==> run a <==
==> flow/design.v <==
`timescale 1ns / 1ps
module button_debounce (
    input clk,        
    input rst,        
    input button_in,  
    output reg button_out  
);
    parameter integer DEBOUNCE_TIME = 200; 
    reg [19:0] counter;
    reg button_state;
    always @(posedge clk or posedge rst) begin
        if (rst) begin
            counter <= 0;
            button_state <= 0;
            button_out <= 0;
        end else begin
            if (button_in != button_state) begin
                counter <= counter + 1;
                if (counter >= DEBOUNCE_TIME) begin
                    button_state <= button_in;
                    button_out <= button_in;
                    counter <= 0;
                end
            end else begin
                counter <= 0;
            end
        end
    end
endmodule
`timescale 1ns / 1ps
module operatorremainder(
    input [35:0] n,
    output reg is_multiple
);
	parameter DIVISOR = 20000;
	reg [35:0] temp;
	reg [35:0] quotient;
	reg [35:0] remainder;
	integer i;
	always @(*) begin
        temp = n;
        quotient = 0;
        remainder = 0;
        for (i = 35; i >= 0; i = i - 1) begin
            quotient = (quotient << 1) | (temp[i] ? 1'b1 : 1'b0);
            if (quotient >= DIVISOR) begin
                quotient = quotient - DIVISOR;
                remainder = (remainder << 1) | 1'b1;
            end else begin
                remainder = (remainder << 1);
            end
        end
        is_multiple = (quotient == 0);
    end
endmodule
`timescale 1ns / 1ps
module ClockTest(
	input clk,
	input rst,
	input btn,
	output reg [6:0] seg,  
	output reg [3:0] an,
	output reg buttons_pressed, 
	output reg buttons_released 
);
	wire is_divisible;  
   reg [7:0] counter;  
   reg [35:0] cnt;	 
   wire buttons_out;
	reg buttons_out_prev;
   wire [6:0] segments [15:0];  
	reg [3:0] ones;  
   reg [3:0] tens;  
	reg [3:0] s_ones;  
	reg [3:0] s_tens;  
   reg [6:0] refresh_counter;  
   reg refresh_flag;	 
   reg [7:0] clk_display;  
      assign segments[0] = 7'b1000000;   
      assign segments[1] = 7'b1111001;   
      assign segments[2] = 7'b0100100;   
      assign segments[3] = 7'b0110000;   
      assign segments[4] = 7'b0011001;   
      assign segments[5] = 7'b0010010;   
      assign segments[6] = 7'b0000010;   
      assign segments[7] = 7'b1111000;   
      assign segments[8] = 7'b0000000;   
      assign segments[9] = 7'b0010000;   
      assign segments[10] = 7'b0001000;  
      assign segments[11] = 7'b0000011;  
      assign segments[12] = 7'b1000110;  
      assign segments[13] = 7'b0100001;  
      assign segments[14] = 7'b0000110;  
      assign segments[15] = 7'b0001110;  
   button_debounce debounce (
		.clk(clk),
		.rst(rst),
		.button_in(btn),
		.button_out(buttons_out)
   );
   operatorremainder remainder (
        .n(cnt),
        .is_multiple(is_divisible)
    );
   always @ (posedge clk or posedge rst) begin
      if (rst) begin  
         cnt <= 0;
         counter <= 0;
			ones <= 0;
			tens <= 0;
			s_ones <= 0;
			s_tens <= 0;
			clk_display <= 0;
			buttons_out_prev <= 0;
			buttons_pressed <= 0;
			buttons_released <= 0;
      end else begin
			if(cnt == 1_200_000 -1) begin 
				cnt <= 0;
				ones <= 0;
				tens <= 0;
				s_ones <= 0;
				s_tens <= 0;
				clk_display <= 0;
			end else begin
			if (is_divisible) begin 
				if(clk_display == 60) begin
					s_ones <= 0;
					s_tens <= 0;
				end else begin
					clk_display <= clk_display+1;
					if(s_ones == 9) begin
						s_ones <= 0;
						s_tens <= s_tens + 1;
					end else begin
						s_ones <= s_ones + 1;
					end
				end
			end
			buttons_out_prev <= buttons_out;
			buttons_pressed <= (buttons_out & ~buttons_out_prev);	  
			buttons_released <= (~buttons_out & buttons_out_prev);  
			if (buttons_pressed) begin
				if (ones == 9) begin
					ones <= 0;
					if (tens == 9) begin
						tens <= 0;
					end else begin
						tens <= tens + 1;
					end
				end else begin
				ones <= ones + 1;
				end
			end
			cnt <= cnt + 1;
         end   
      end
   end
	always @(posedge clk or posedge rst) begin
		if (rst) begin
			refresh_counter <= 0;
			refresh_flag <= 0;
		end else begin
		refresh_counter <= refresh_counter + 1;
		if (refresh_counter == 250) begin   
			refresh_counter <= 0;
			refresh_flag <= ~refresh_flag;
		end
		end
	end
	always @(posedge clk or posedge rst) begin
		if (rst) begin
			seg <= 7'b1111111;
			an <= 4'b1111;
		end else
		case (refresh_counter[6:5])
			2'b00: begin
				seg <= segments[ones];
				an <= 4'b1110; 
			end
			2'b01: begin
				seg <= segments[tens];
				an <= 4'b1101; 
			end
				2'b10: begin
				seg <= segments[s_ones];
				an <= 4'b1011; 
			end
				2'b11: begin
				seg <= segments[s_tens];
				an <= 4'b0111; 
			end
		endcase
end
endmodule
==> flow/run.sh <==
#!/bin/bash
# the make line also repeats each setting of config.mk as NAME=value (left out here)
make -C /OpenROAD-flow-scripts/flow DESIGN_CONFIG=/design/flow/config.mk WORK_HOME=/design/flow/orfs CLKGATE_MAP_FILE= finish
==> flow/config.mk <==
export PLATFORM = sky130hd
export DESIGN_NAME = ClockTest
export DESIGN_NICKNAME = ClockTest
export VERILOG_FILES = /design/flow/design.v
export SDC_FILE = /design/flow/constraint.sdc
export NUM_CORES = 4
export LEC_CHECK = 0
export ABC_AREA = 1
export CAP_MARGIN = 20
export CORE_MARGIN = 2
export CORE_UTILIZATION = 72
export CTS_CLUSTER_DIAMETER = 261
export CTS_CLUSTER_SIZE = 100
export PLACE_DENSITY = 0.38
export SETUP_SLACK_MARGIN = 5.0
export SLEW_MARGIN = 20
==> flow/constraint.sdc <==
create_clock -name core_clock -period 25.7 [get_ports {clk}]
set_input_delay 5.1400 -clock core_clock [delete_from_list [all_inputs] [get_ports {clk}]]
set_output_delay 5.1400 -clock core_clock [all_outputs]
set_load 0.01 [all_outputs]
==> inputs of run b, as changes to run a <==
ABC_AREA = default   (was 1)
CORE_UTILIZATION = 65   (was 72)
CTS_CLUSTER_DIAMETER = default   (was 261)
CTS_CLUSTER_SIZE = default   (was 100)
HOLD_SLACK_MARGIN = -0.1   (was default)
MAX_ROUTING_LAYER = met4   (was default)
PLACE_DENSITY = default   (was 0.38)
SETUP_SLACK_MARGIN = default   (was 5.0)
==> flow/constraint.sdc (replaced) <==
create_clock -name core_clock -period 45.2 [get_ports {clk}]
set_input_delay 9.0400 -clock core_clock [delete_from_list [all_inputs] [get_ports {clk}]]
set_output_delay 9.0400 -clock core_clock [all_outputs]
set_load 0.01 [all_outputs]
==> inputs of run c, as changes to run a <==
CORE_UTILIZATION = 70   (was 72)
CTS_CLUSTER_DIAMETER = default   (was 261)
CTS_CLUSTER_SIZE = 86   (was 100)
HOLD_SLACK_MARGIN = -0.1   (was default)
MAX_ROUTING_LAYER = met4   (was default)
PLACE_DENSITY = default   (was 0.38)
SETUP_SLACK_MARGIN = default   (was 5.0)
==> flow/constraint.sdc (replaced) <==
create_clock -name core_clock -period 45.2 [get_ports {clk}]
set_input_delay 9.0400 -clock core_clock [delete_from_list [all_inputs] [get_ports {clk}]]
set_output_delay 9.0400 -clock core_clock [all_outputs]
set_load 0.01 [all_outputs]
==> flow_summary.ini <==
; implementation run metrics
[synth]
xor_area_share_pct = 2.62
synth.comb.largest_family = simple AND/OR/NAND/NOR gates
synth_unique_cells = 88
post_synth_ao_oa_area_fraction_pct = 3.92

[status]
outcome = finished clean
That was run c.
==> flow_summary.ini <==
; implementation run metrics
[synth]
xor_area_share_pct = 12.7
synth.area.top_cells = xnor2_1 9.0%, dfrtp_1 7.6%, nand2_1 4.8%
post_synth_ao_oa_area_fraction_pct = 34.8
synth.comb.largest_family = AND-OR/OR-AND gates

[status]
outcome = finished clean

[final_timing]
timing.final.crit_period_ns = 42.62
That was run b.
==> flow_summary.ini <==
; physical design summary
[synth]
xor_area_share_pct = 2.62
synth.comb.largest_family = simple AND/OR/NAND/NOR gates
netlist_instances = 5661
synth_unique_cells = 88
synth.area.top_cells = nand2_1 17%, nand2_4 11%, nand2_2 8.0%

[status]
outcome = did not finish
error = [ERROR GRT-0232] Routing congestion too high. Check the congestion heatmap in the GUI.
outcome.stop_stage = global routing
That was run a.


==> wip/onyx: inputs <==
// ClockTest: RTL as listed in full above, without the edits since
Settings: LEC_CHECK=0, ABC_AREA=0, CAP_MARGIN=20, CELL_PAD_IN_SITES_GLOBAL_PLACEMENT=1, CORE_MARGIN=7, CORE_UTILIZATION=40, CTS_CLUSTER_DIAMETER=359, CTS_CLUSTER_SIZE=99, PLACE_DENSITY=0.78, SLEW_MARGIN=20; clock period 50.0 ns.
run.sh (not shown) runs the stock make flow with config.mk's settings and CLKGATE_MAP_FILE=.
==> wip/fjord (differences from wip/onyx) <==
==> flow/config.mk (replaced) <==
export PLATFORM = sky130hd
export DESIGN_NAME = ClockTest
export DESIGN_NICKNAME = ClockTest
export VERILOG_FILES = /design/flow/design.v
export SDC_FILE = /design/flow/constraint.sdc
export NUM_CORES = 4
export LEC_CHECK = 0
export ABC_AREA = 1
export CAP_MARGIN = 20
export CORE_MARGIN = 2
export CORE_UTILIZATION = 72
export CTS_CLUSTER_SIZE = 79
export MAX_ROUTING_LAYER = met4
export PLACE_DENSITY_LB_ADDON = 0.01
export SLEW_MARGIN = 20
==> flow/constraint.sdc (replaced) <==
create_clock -name core_clock -period 25.6 [get_ports {clk}]
set_input_delay 5.1200 -clock core_clock [delete_from_list [all_inputs] [get_ports {clk}]]
set_output_delay 5.1200 -clock core_clock [all_outputs]
set_load 0.01 [all_outputs]
==> wip/lagoon (differences from wip/onyx) <==
==> flow/config.mk (replaced) <==
export PLATFORM = sky130hd
export DESIGN_NAME = ClockTest
export DESIGN_NICKNAME = ClockTest
export VERILOG_FILES = /design/flow/design.v
export SDC_FILE = /design/flow/constraint.sdc
export NUM_CORES = 4
export LEC_CHECK = 0
export ABC_AREA = 1
export CAP_MARGIN = 20
export CORE_MARGIN = 2
export CORE_UTILIZATION = 70
export CTS_CLUSTER_SIZE = 87
export HOLD_SLACK_MARGIN = -0.1
export MAX_ROUTING_LAYER = met4
export SLEW_MARGIN = 20
==> flow/constraint.sdc (replaced) <==
create_clock -name core_clock -period 45.2 [get_ports {clk}]
set_input_delay 9.0400 -clock core_clock [delete_from_list [all_inputs] [get_ports {clk}]]
set_output_delay 9.0400 -clock core_clock [all_outputs]
set_load 0.01 [all_outputs]
==> comparison <==
- Non-clock buffer count: wip/lagoon is lower than wip/onyx (38).
- Core utilization: wip/lagoon is higher than wip/onyx (29 points).
- Worst setup slack: wip/fjord < wip/onyx < wip/lagoon.
- The highest power belongs to wip/fjord, the lowest to wip/lagoon.
- wip/onyx ran to the end with no violations. wip/fjord finished with timing, DRC and antenna clean. wip/lagoon finished clean.
- Design area, lowest first: wip/onyx, wip/lagoon, wip/fjord.
- Fmax: wip/onyx < wip/lagoon < wip/fjord.
- In wip/fjord the via count is larger than in wip/lagoon, by about 4%.
- In wip/lagoon the combinational power is lower than in wip/onyx, by 33%.
==> figures <==
quantity                                                         wip/onyx               wip/lagoon                wip/fjord
Run status                                        complete, no violations  complete, no violations  complete, no violations
CTS clk-pin slew, worst paths                                       80 ps                    90 ps                    80 ps
Crit path depth                                                       117                      152                      172
Xor+xnor area frac                                                  12.7%                    2.62%                    2.62%
Post-synthesis instance total                                        4269                     5661                     5661
Internal power                                                   0.146 mW                 0.147 mW                 0.256 mW
Worst R2R Path Depth                                                  117                      152                      172
Post-Synth AOI/OAI Area                                             34.8%                    3.92%                    3.92%
Power share of the combinational group                              16.6%                    11.3%                    11.9%
Met1 Resource Use GR                                                34.0%                    47.8%                    49.6%
Setup slack of the most critical reg-to-reg path                  5290 ps                 14540 ps                  1420 ps
Pin slew with the least headroom to its limit                     1180 ps                  1170 ps                   931 ps
Clock latency on the worst-skew pair                               400 ps                   380 ps                   370 ps
Post-synthesis mux area share                                       4.76%                       0%                       0%
Worst slack at placement                                          6270 ps                 14690 ps                  -941 ps
Unrepaired setup endpoints after global routing                        no                       no                        -
Power of the combinational group                                0.0354 mW                0.0236 mW                0.0431 mW
Number of instances in the placed design                             5064                     6252                     6273


==> job 7701: inputs <==
RTL: the design.v shown in full above, as it stands there.
export LEC_CHECK = 0
export ABC_AREA = 1
export CAP_MARGIN = 0
export CELL_PAD_IN_SITES_DETAIL_PLACEMENT = 0
export CELL_PAD_IN_SITES_GLOBAL_PLACEMENT = 2
export CORE_MARGIN = 3
export CORE_UTILIZATION = 64
export CTS_CLUSTER_DIAMETER = 111
export CTS_CLUSTER_SIZE = 24
export GPL_ROUTABILITY_DRIVEN = 0
export GPL_TIMING_DRIVEN = 0
export HOLD_SLACK_MARGIN = 0.19
export MAX_ROUTING_LAYER = met5
export PLACE_DENSITY_LB_ADDON = 0.11
export SETUP_SLACK_MARGIN = 5.0
export SLEW_MARGIN = 20
export TNS_END_PERCENT = 40
create_clock -name core_clock -period 55.3 [get_ports {clk}]
==> inputs of job 8666, as changes to job 7701 <==
Settings changed: CAP_MARGIN 0 to 20, CELL_PAD_IN_SITES_DETAIL_PLACEMENT 0 to default, CELL_PAD_IN_SITES_GLOBAL_PLACEMENT 2 to default, CORE_MARGIN 3 to 7, CORE_UTILIZATION 64 to 40, CTS_CLUSTER_DIAMETER 111 to 260, CTS_CLUSTER_SIZE 24 to 99, GPL_ROUTABILITY_DRIVEN 0 to default, GPL_TIMING_DRIVEN 0 to default, HOLD_SLACK_MARGIN 0.19 to default, MAX_ROUTING_LAYER met5 to default, PLACE_DENSITY from default to 0.78, PLACE_DENSITY_LB_ADDON 0.11 to default, SETUP_SLACK_MARGIN 5.0 to default, TNS_END_PERCENT 40 to default.
==> flow/constraint.sdc (replaced) <==
create_clock -name core_clock -period 50.0 [get_ports {clk}]
set_input_delay 10.0000 -clock core_clock [delete_from_list [all_inputs] [get_ports {clk}]]
set_output_delay 10.0000 -clock core_clock [all_outputs]
set_load 0.01 [all_outputs]
==> inputs of job 5923, as changes to job 7701 <==
Settings changed: ABC_AREA 1 to default, CAP_MARGIN 0 to 20, CELL_PAD_IN_SITES_DETAIL_PLACEMENT 0 to default, CELL_PAD_IN_SITES_GLOBAL_PLACEMENT 2 to default, CORE_MARGIN 3 to 2, CORE_UTILIZATION 64 to 8, CTS_CLUSTER_DIAMETER 111 to default, CTS_CLUSTER_SIZE 24 to default, GPL_ROUTABILITY_DRIVEN 0 to default, GPL_TIMING_DRIVEN 0 to default, HOLD_SLACK_MARGIN 0.19 to default, MAX_ROUTING_LAYER met5 to default, PLACE_DENSITY_LB_ADDON 0.11 to default, SETUP_SLACK_MARGIN 5.0 to default, TNS_END_PERCENT 40 to default.
==> flow/constraint.sdc (replaced) <==
create_clock -name core_clock -period 65.0 [get_ports {clk}]
set_input_delay 13.0000 -clock core_clock [delete_from_list [all_inputs] [get_ports {clk}]]
set_output_delay 13.0000 -clock core_clock [all_outputs]
set_load 0.01 [all_outputs]
==> run notes <==
run metrics: area share, top type 16.9%, stop err [ERROR FLW-0024] Place density exceeds 1.0 (current PLACE_DENSITY_LB_ADDON =  0.11). Please check if the value of  PLACE_DENSITY_LB_ADDON is between 0 and 0.99., outcome did not finish, Yosys Chip Area approximately 35000 sq um, top cells by area nand2_1 17%, nand2_4 11%, nand2_2 8.0%, Yosys cell types a little under 90, xor/xnor share 2.62%, Failed at global placement without I/O (3_1_place_gp_skip_io), Yosys Instances roughly 5700, yosys aoi share 3.92%
-- figures above: job 7701

==> run notes <==
impl run done, here's what came out: outcome finished clean, area share, top type between 8 and 9%, Yosys Instances 4269, xor/xnor share roughly 13%, Clk power around 0.056 mW, Overall Power 0.160 mW, Synth top cell by count nand2_1, top cells by area xnor2_1 9.0%, dfrtp_1 7.6%, nand2_1 4.8%, root buffer cell clkbuf_16, Yosys cell types around 150, DR top layer met4, tap cell instance count between 4000 and 5000
-- figures above: job 5923

==> run notes <==
impl run done, here's what came out: outcome finished clean, top cells by area nand2_1 17%, nand2_4 11%, nand2_2 8.0%, yosys aoi share a little under 4%, Biggest Area Class multi-input combinational cells, total track usage approximately 19%, CTS Buf Count 9, Yosys cell types between 80 and 90, register area share after synthesis under 10%, sequential cell area share ~7.2%, Yosys Chip Area 34700 sq um, via count roughly 35000, Yosys Instances roughly 5700
-- figures above: job 8666

No activity file was given, so power comes from the tool's default toggle rates.
